// fp_adder_top
module fp_adder_top (
    input  logic        clk,
    input  logic        rst,
    input  logic        start,
    input  logic [31:0] operand_normalized_ieee_a,
    input  logic [31:0] operand_normalized_ieee_b,
    input  logic        op,
    output logic [31:0] final_sum,
    output logic        finish,
    output logic        zero,
    output logic        overflow,
    output logic        underflow
);
  logic [31:0] a_q, b_q;
  logic        op_q, valid_q;
  logic [31:0] sum_d;
  logic        zero_d, overflow_d, underflow_d;
  always_ff @(posedge clk) begin
    a_q  <= operand_normalized_ieee_a;
    b_q  <= operand_normalized_ieee_b;
    op_q <= op;
    if (rst) valid_q <= 1'b0;
    else     valid_q <= start;
  end
  adder_floating_point u_add (
      .operand_normalized_ieee_a(a_q),
      .operand_normalized_ieee_b(b_q),
      .final_sum(sum_d),
      .zero(zero_d),
      .overflow(overflow_d),
      .underflow(underflow_d),
      .op(op_q)
  );
  always_ff @(posedge clk) begin
    final_sum <= sum_d;
    zero      <= zero_d;
    overflow  <= overflow_d;
    underflow <= underflow_d;
    if (rst) finish <= 1'b0;
    else     finish <= valid_q;
  end
endmodule
Settings: LEC_CHECK=0, ABC_AREA=1, CAP_MARGIN=20, CELL_PAD_IN_SITES_GLOBAL_PLACEMENT=1, CORE_MARGIN=2, CORE_UTILIZATION=40, CTS_CLUSTER_DIAMETER=268, CTS_CLUSTER_SIZE=99, SLEW_MARGIN=0; clock period 40.0 ns.
run.sh (not shown) runs the stock make flow with config.mk's settings and CLKGATE_MAP_FILE=.
The baseline finished with timing, DRC and antenna clean.
Then changed:
--- a/flow/config.mk
+++ b/flow/config.mk
@@ -7,8 +7,7 @@
 export LEC_CHECK = 0
-export ABC_AREA = 1
 export CAP_MARGIN = 20
-export CELL_PAD_IN_SITES_GLOBAL_PLACEMENT = 1
+export CELL_PAD_IN_SITES_GLOBAL_PLACEMENT = 3
 export CORE_MARGIN = 2
 export CORE_UTILIZATION = 40
-export CTS_CLUSTER_DIAMETER = 268
+export CTS_CLUSTER_DIAMETER = 395
 export CTS_CLUSTER_SIZE = 99
What happened: Via count goes up by 13%; hold slack gets better by 0.057 ns; worst setup slack degrades by 2.6 ns; global-route usage went up by 3.7 points; routed wire length rises by 28%; non-clock buffer count goes up by 257.
Then changed:
--- a/flow/config.mk
+++ b/flow/config.mk
@@ -8,7 +8,4 @@
 export CAP_MARGIN = 20
-export CELL_PAD_IN_SITES_GLOBAL_PLACEMENT = 3
 export CORE_MARGIN = 2
-export CORE_UTILIZATION = 40
-export CTS_CLUSTER_DIAMETER = 395
-export CTS_CLUSTER_SIZE = 99
-export SLEW_MARGIN = 0
+export CORE_UTILIZATION = 58
+export SLEW_MARGIN = 20
==> flow/constraint.sdc (replaced) <==
create_clock -name core_clock -period 21.6 [get_ports {clk}]
set_input_delay 4.3200 -clock core_clock [delete_from_list [all_inputs] [get_ports {clk}]]
set_output_delay 4.3200 -clock core_clock [all_outputs]
set_load 0.01 [all_outputs]
Outcome: With this change the flow died in global routing (5_1_grt) on GRT-0232. Die size drops by 31%. Synthesized cell count is unchanged. Area after synthesis is unchanged.
Then changed:
--- a/flow/config.mk
+++ b/flow/config.mk
@@ -7,5 +7,7 @@
 export LEC_CHECK = 0
+export ABC_AREA = 1
 export CAP_MARGIN = 20
+export CORE_ASPECT_RATIO = 1.14
 export CORE_MARGIN = 2
-export CORE_UTILIZATION = 58
+export CORE_UTILIZATION = 40
 export SLEW_MARGIN = 20
==> flow/constraint.sdc (replaced) <==
create_clock -name core_clock -period 40.0 [get_ports {clk}]
set_input_delay 8.0000 -clock core_clock [delete_from_list [all_inputs] [get_ports {clk}]]
set_output_delay 8.0000 -clock core_clock [all_outputs]
set_load 0.01 [all_outputs]
With this change the flow completed without violations.
Die size grows by about 27%.
Synthesized area went down by about 12%.
Synthesized cell count grows by about 19%.

---

fp_adder_top again, from the RTL that the note above started with.
make LEC_CHECK=0 ABC_AREA=1 CAP_MARGIN=20 CELL_PAD_IN_SITES_GLOBAL_PLACEMENT=1 CORE_ASPECT_RATIO=1.18 CORE_MARGIN=8 CORE_UTILIZATION=15 GPL_ROUTABILITY_DRIVEN=1 GPL_TIMING_DRIVEN=0 PLACE_DENSITY=0.89 SETUP_SLACK_MARGIN=5.0 SLEW_MARGIN=5 TNS_END_PERCENT=25 finish   # period 59.1 ns
The first run ran to the end with no violations.
Then changed:
==> flow/config.mk (replaced) <==
export PLATFORM = sky130hd
export DESIGN_NAME = fp_adder_top
export DESIGN_NICKNAME = fp_adder_top
export VERILOG_FILES = /design/flow/design.v
export SDC_FILE = /design/flow/constraint.sdc
export NUM_CORES = 4
export LEC_CHECK = 0
export ABC_AREA = 0
export CAP_MARGIN = 20
export CELL_PAD_IN_SITES_GLOBAL_PLACEMENT = 1
export CORE_MARGIN = 2
export CORE_UTILIZATION = 40
export CTS_CLUSTER_DIAMETER = 268
export CTS_CLUSTER_SIZE = 99
export SLEW_MARGIN = 40
==> flow/constraint.sdc (replaced) <==
create_clock -name core_clock -period 40.0 [get_ports {clk}]
set_input_delay 8.0000 -clock core_clock [delete_from_list [all_inputs] [get_ports {clk}]]
set_output_delay 8.0000 -clock core_clock [all_outputs]
set_load 0.01 [all_outputs]
=>
- utilization rose by 29 points
- cell count fell by 27%
- first-iteration DRC count rose by 74%
- worst setup slack degrades by 22 ns
- wire length rose by 43%
- area after synthesis rose by 13%
- sequential cell count does not change
- non-clock buffer count rose by 80
- count of clock-buffer cells in the layout rose by 1
Then changed:
--- a/flow/config.mk
+++ b/flow/config.mk
@@ -8 +7,0 @@
-export ABC_AREA = 0
@@ -10 +8,0 @@
-export CELL_PAD_IN_SITES_GLOBAL_PLACEMENT = 1
@@ -13,3 +11 @@
-export CTS_CLUSTER_DIAMETER = 268
-export CTS_CLUSTER_SIZE = 99
-export SLEW_MARGIN = 40
+export SLEW_MARGIN = 20
The changed run completed with no timing, DRC or antenna violations. Worst setup slack loses 0.027 ns. Maximum frequency barely changes. Worst hold slack is about the same. Area after synthesis stays the same. Clock-buffer cell count does not change.
Then changed:
--- a/flow/config.mk
+++ b/flow/config.mk
@@ -7,0 +8 @@
+export ABC_AREA = 1
@@ -8,0 +10,2 @@
+export CELL_PAD_IN_SITES_GLOBAL_PLACEMENT = 2
+export CORE_ASPECT_RATIO = 1.14
@@ -10,0 +14,6 @@
+export CTS_CLUSTER_DIAMETER = 319
+export GPL_ROUTABILITY_DRIVEN = 1
+export GPL_TIMING_DRIVEN = 1
+export HOLD_SLACK_MARGIN = 0.12
+export MIN_ROUTING_LAYER = met1
+export SETUP_SLACK_MARGIN = 4.79
Die size falls by 12%.
Non-clock buffer count drops by 185.
Maximum frequency goes up by 19%.
Clock skew rose by 0.0086 ns.
First-iteration DRC count fell by 28%.

---

The RTL this note starts from:
==> flow/design.v <==
module adder_floating_point(
							input logic signed [31:0]  operand_normalized_ieee_a , operand_normalized_ieee_b , 
							output logic signed [31:0]  final_sum , 
							output logic zero ,
							output logic overflow ,
							output logic underflow ,
							input logic op 
							);
logic carrynan;
logic signed [24:0]  fraction_a , fraction_b ; 
logic signed [24:0] sum ; 
logic [7:0] exponent_a , exponent_b , positive_difference , biggest_exponent;
logic signB;
always_comb
	begin
	sum = 0;
	carrynan = 0;
	overflow = 0;
	underflow = 0;
	signB=op^operand_normalized_ieee_b[31];
		fraction_a [22:0] = operand_normalized_ieee_a [22:0] ;
		fraction_a[23] = 1 ;
		fraction_a[24] = 0 ;
		exponent_a = operand_normalized_ieee_a [30:23] ;
		fraction_b [22:0] = operand_normalized_ieee_b [22:0] ;
		fraction_b[23] = 1 ;
		fraction_b[24] = 0 ;
		exponent_b = operand_normalized_ieee_b [30:23] ;
	if(exponent_a >= exponent_b)
		begin	
			positive_difference = exponent_a - exponent_b;
			fraction_b >>>= positive_difference ;
			biggest_exponent = exponent_a ; 
		end
	else 
		begin
			positive_difference = exponent_b - exponent_a;
			fraction_a>>>= positive_difference ;
			biggest_exponent = exponent_b;
		end
		if (&exponent_a & ~&exponent_b)
			final_sum = operand_normalized_ieee_a ;
		else if (&exponent_b & ~&exponent_a)
			begin	
			final_sum[30:0] = operand_normalized_ieee_b[30:0] ;
			final_sum[31] = signB ;
			end
		else if (&exponent_a & &exponent_b )
			begin
					if (operand_normalized_ieee_a[31] != signB)
							final_sum = 32'b01111111100000000000000000000001 ;
						else 
							begin
								{carrynan,final_sum[22:0]} = fraction_a + fraction_b ;
								final_sum[31] = operand_normalized_ieee_a[31];
								final_sum [30:23] = biggest_exponent ;
								if(carrynan)
									final_sum = 32'b01111111100000000000000000000001 ;
							end
			end
		else if ((operand_normalized_ieee_a==0)&(operand_normalized_ieee_b==0))
						final_sum = 32'b0;
		else if ((~&exponent_a & ~&exponent_b) & (operand_normalized_ieee_a[22:0] == operand_normalized_ieee_b[22:0]) & (operand_normalized_ieee_a[31] != signB) & (exponent_a == exponent_b) )
						final_sum = 32'b0;
			else
				begin
if(operand_normalized_ieee_a[31]==signB)
begin
		sum = fraction_a + fraction_b;	
		final_sum[31]=operand_normalized_ieee_a[31];
		if (sum[24] == 1 )
		begin
			biggest_exponent= biggest_exponent + 1 ;
			sum=sum>>1;
end					
end
else
if (exponent_a > exponent_b)
begin
			sum = fraction_a - fraction_b;	
      final_sum[31]=operand_normalized_ieee_a[31];
end
else if (exponent_a < exponent_b)
  begin
		sum = fraction_b - fraction_a;	
final_sum[31]=signB;
end
else if (fraction_a>=fraction_b)
  begin
		sum=fraction_a - fraction_b;
    final_sum[31]=operand_normalized_ieee_a[31];
end
else
  begin
		sum=fraction_b - fraction_a;
	final_sum[31]=signB;
	end
        if (sum[23]==0)
        for(int i =0 ; i<=23;i=i+1)	
        begin
          if(sum[23]==0)
          begin
            if (biggest_exponent>=1) 
            begin	
            biggest_exponent=biggest_exponent-1;
            sum=sum<<1;
            end
          end
        end
 if (sum[24] == 1 )
		begin
			biggest_exponent= biggest_exponent + 1 ;
			sum=sum>>1;
			end     
final_sum[30:23]=biggest_exponent;
final_sum[22:0]=sum[22:0];
		end
if (biggest_exponent == 0)
			begin
			underflow = 1 ; 
			end
else if (biggest_exponent > 8'd254)
			begin
			overflow = 1 ;
			end
zero = (~|final_sum);
end
endmodule
module fp_adder_top (
    input  logic        clk,
    input  logic        rst,
    input  logic        start,
    input  logic [31:0] operand_normalized_ieee_a,
    input  logic [31:0] operand_normalized_ieee_b,
    input  logic        op,
    output logic [31:0] final_sum,
    output logic        finish,
    output logic        zero,
    output logic        overflow,
    output logic        underflow
);
  logic [31:0] a_q, b_q;
  logic        op_q, valid_q;
  logic [31:0] sum_d;
  logic        zero_d, overflow_d, underflow_d;
  always_ff @(posedge clk) begin
    a_q  <= operand_normalized_ieee_a;
    b_q  <= operand_normalized_ieee_b;
    op_q <= op;
    if (rst) valid_q <= 1'b0;
    else     valid_q <= start;
  end
  adder_floating_point u_add (
      .operand_normalized_ieee_a(a_q),
      .operand_normalized_ieee_b(b_q),
      .final_sum(sum_d),
      .zero(zero_d),
      .overflow(overflow_d),
      .underflow(underflow_d),
      .op(op_q)
  );
  always_ff @(posedge clk) begin
    final_sum <= sum_d;
    zero      <= zero_d;
    overflow  <= overflow_d;
    underflow <= underflow_d;
    if (rst) finish <= 1'b0;
    else     finish <= valid_q;
  end
endmodule
clock: 21.4 ns
lec_check: 0
cap_margin: 20
core_margin: 2
core_utilization: 72
cts_cluster_diameter: 358
cts_cluster_size: 14
hold_slack_margin: -0.08
place_density_lb_addon: 0.29
setup_slack_margin: -2.0
slew_margin: 20
tns_end_percent: 30
The first run never finished: it broke off in detailed placement on DPL-0038.
Change:
==> flow/config.mk (replaced) <==
export PLATFORM = sky130hd
export DESIGN_NAME = fp_adder_top
export DESIGN_NICKNAME = fp_adder_top
export VERILOG_FILES = /design/flow/design.v
export SDC_FILE = /design/flow/constraint.sdc
export NUM_CORES = 4
export LEC_CHECK = 0
export ABC_AREA = 1
export CAP_MARGIN = 0
export CORE_ASPECT_RATIO = 0.5
export CORE_MARGIN = 2
export CORE_UTILIZATION = 72
export CTS_CLUSTER_DIAMETER = 298
export CTS_CLUSTER_SIZE = 14
export PLACE_DENSITY_LB_ADDON = 0.19
export SETUP_SLACK_MARGIN = 4.78
export SLEW_MARGIN = 20
==> flow/constraint.sdc (replaced) <==
create_clock -name core_clock -period 15.9 [get_ports {clk}]
set_input_delay 3.1800 -clock core_clock [delete_from_list [all_inputs] [get_ports {clk}]]
set_output_delay 3.1800 -clock core_clock [all_outputs]
set_load 0.01 [all_outputs]
After rerunning: The new run aborted during detailed placement (DPL-0038); synthesized area decreases by 12%; synthesized cell count increases by 19%; die size decreases by 11%.
Change:
==> flow/config.mk (replaced) <==
export PLATFORM = sky130hd
export DESIGN_NAME = fp_adder_top
export DESIGN_NICKNAME = fp_adder_top
export VERILOG_FILES = /design/flow/design.v
export SDC_FILE = /design/flow/constraint.sdc
export NUM_CORES = 4
export LEC_CHECK = 0
export CAP_MARGIN = 20
export CORE_MARGIN = 2
export CORE_UTILIZATION = 50
export SETUP_SLACK_MARGIN = 5.0
export SLEW_MARGIN = 20
==> flow/constraint.sdc (replaced) <==
create_clock -name core_clock -period 21.6 [get_ports {clk}]
set_input_delay 4.3200 -clock core_clock [delete_from_list [all_inputs] [get_ports {clk}]]
set_output_delay 4.3200 -clock core_clock [all_outputs]
set_load 0.01 [all_outputs]
What happened: The new run completed, yet does not pass: negative setup slack; die area went up by 62%; area after synthesis came out higher by 13%; synthesized cell count falls by 16%.
Change:
--- a/flow/config.mk
+++ b/flow/config.mk
@@ -6,7 +6,10 @@
 export NUM_CORES = 4
 export LEC_CHECK = 0
-export CAP_MARGIN = 20
+export ABC_AREA = 1
+export CAP_MARGIN = 25
+export CELL_PAD_IN_SITES_GLOBAL_PLACEMENT = 0
 export CORE_MARGIN = 2
-export CORE_UTILIZATION = 50
-export SETUP_SLACK_MARGIN = 5.0
+export CORE_UTILIZATION = 32
+export CTS_CLUSTER_SIZE = 12
+export PLACE_DENSITY = 0.42
 export SLEW_MARGIN = 20
==> flow/constraint.sdc (replaced) <==
create_clock -name core_clock -period 60.9 [get_ports {clk}]
set_input_delay 12.1800 -clock core_clock [delete_from_list [all_inputs] [get_ports {clk}]]
set_output_delay 12.1800 -clock core_clock [all_outputs]
set_load 0.01 [all_outputs]
With this change the flow finished with timing, DRC and antenna clean.
Worst setup slack improves by 32000 ps.
Global-route usage decreases by 19 points.
First-iteration DRC count decreases by 63%.
Cell area decreases by 41%.

---

// fp_adder_top: RTL as listed in full above, without the edits since
export LEC_CHECK = 0
export ABC_AREA = 1
export CAP_MARGIN = 20
export CORE_ASPECT_RATIO = 1.14
export CORE_MARGIN = 2
export CORE_UTILIZATION = 40
export GPL_TIMING_DRIVEN = 1
export MIN_ROUTING_LAYER = met1
export SETUP_SLACK_MARGIN = 4.79
export SLEW_MARGIN = 20
create_clock -name core_clock -period 40.0 [get_ports {clk}]
Change:
CELL_PAD_IN_SITES_GLOBAL_PLACEMENT = 2   (was not set)
CORE_MARGIN = 4   (was 2)
CTS_CLUSTER_DIAMETER = 319   (was not set)
CTS_CLUSTER_SIZE = 10   (was not set)
GPL_ROUTABILITY_DRIVEN = 0   (was not set)
HOLD_SLACK_MARGIN = 0.12   (was not set)
SETUP_SLACK_MARGIN = not set   (was 4.79)
SLEW_MARGIN = 30   (was 20)
TNS_END_PERCENT = 75   (was not set)
Outcome: Cell count went down by 1.1%. Hold slack gains 0.0058 ns. Cell area went down by about 3.5%. Synthesized area does not change.
Change:
ABC_AREA = 0   (was 1)
CELL_PAD_IN_SITES_GLOBAL_PLACEMENT = 1   (was 2)
CORE_ASPECT_RATIO = not set   (was 1.14)
CORE_MARGIN = 2   (was 4)
CTS_CLUSTER_DIAMETER = 268   (was 319)
CTS_CLUSTER_SIZE = 99   (was 10)
GPL_ROUTABILITY_DRIVEN = not set   (was 0)
GPL_TIMING_DRIVEN = not set   (was 1)
HOLD_SLACK_MARGIN = not set   (was 0.12)
MIN_ROUTING_LAYER = not set   (was met1)
PLACE_DENSITY = 0.41   (was not set)
SLEW_MARGIN = 0   (was 30)
TNS_END_PERCENT = 5   (was 75)
Effect: The changed run completed without violations. Wire length went up by 30%. Sequential share of layout area went down by 1.2 points. Final area went up by 21%. Cell count went down by 7.3%. Setup slack is worse by 2.9 ns.
Change:
ABC_AREA = not set   (was 0)
CELL_PAD_IN_SITES_GLOBAL_PLACEMENT = not set   (was 1)
CORE_UTILIZATION = 69   (was 40)
CTS_CLUSTER_DIAMETER = 166   (was 268)
CTS_CLUSTER_SIZE = 96   (was 99)
PLACE_DENSITY = 0.37   (was 0.41)
SLEW_MARGIN = 20   (was 0)
TNS_END_PERCENT = 10   (was 5)
clock period = 41.9 ns   (was 40.0 ns; I/O delays follow)
What happened: The changed run passed the timing, DRC and antenna checks; wire length went down by 15%; die area went down by 42%; design area went down by 3.7%; final cell count went down by 9.0%.
Change:
CORE_UTILIZATION = 40   (was 69)
CTS_CLUSTER_DIAMETER = not set   (was 166)
CTS_CLUSTER_SIZE = not set   (was 96)
PLACE_DENSITY = not set   (was 0.37)
TNS_END_PERCENT = not set   (was 10)
clock period = 38.9 ns   (was 41.9 ns; I/O delays follow)
=> Design area climbs by 6.0%. Setup slack loses 0.17 ns. Cell count climbs by 11%.
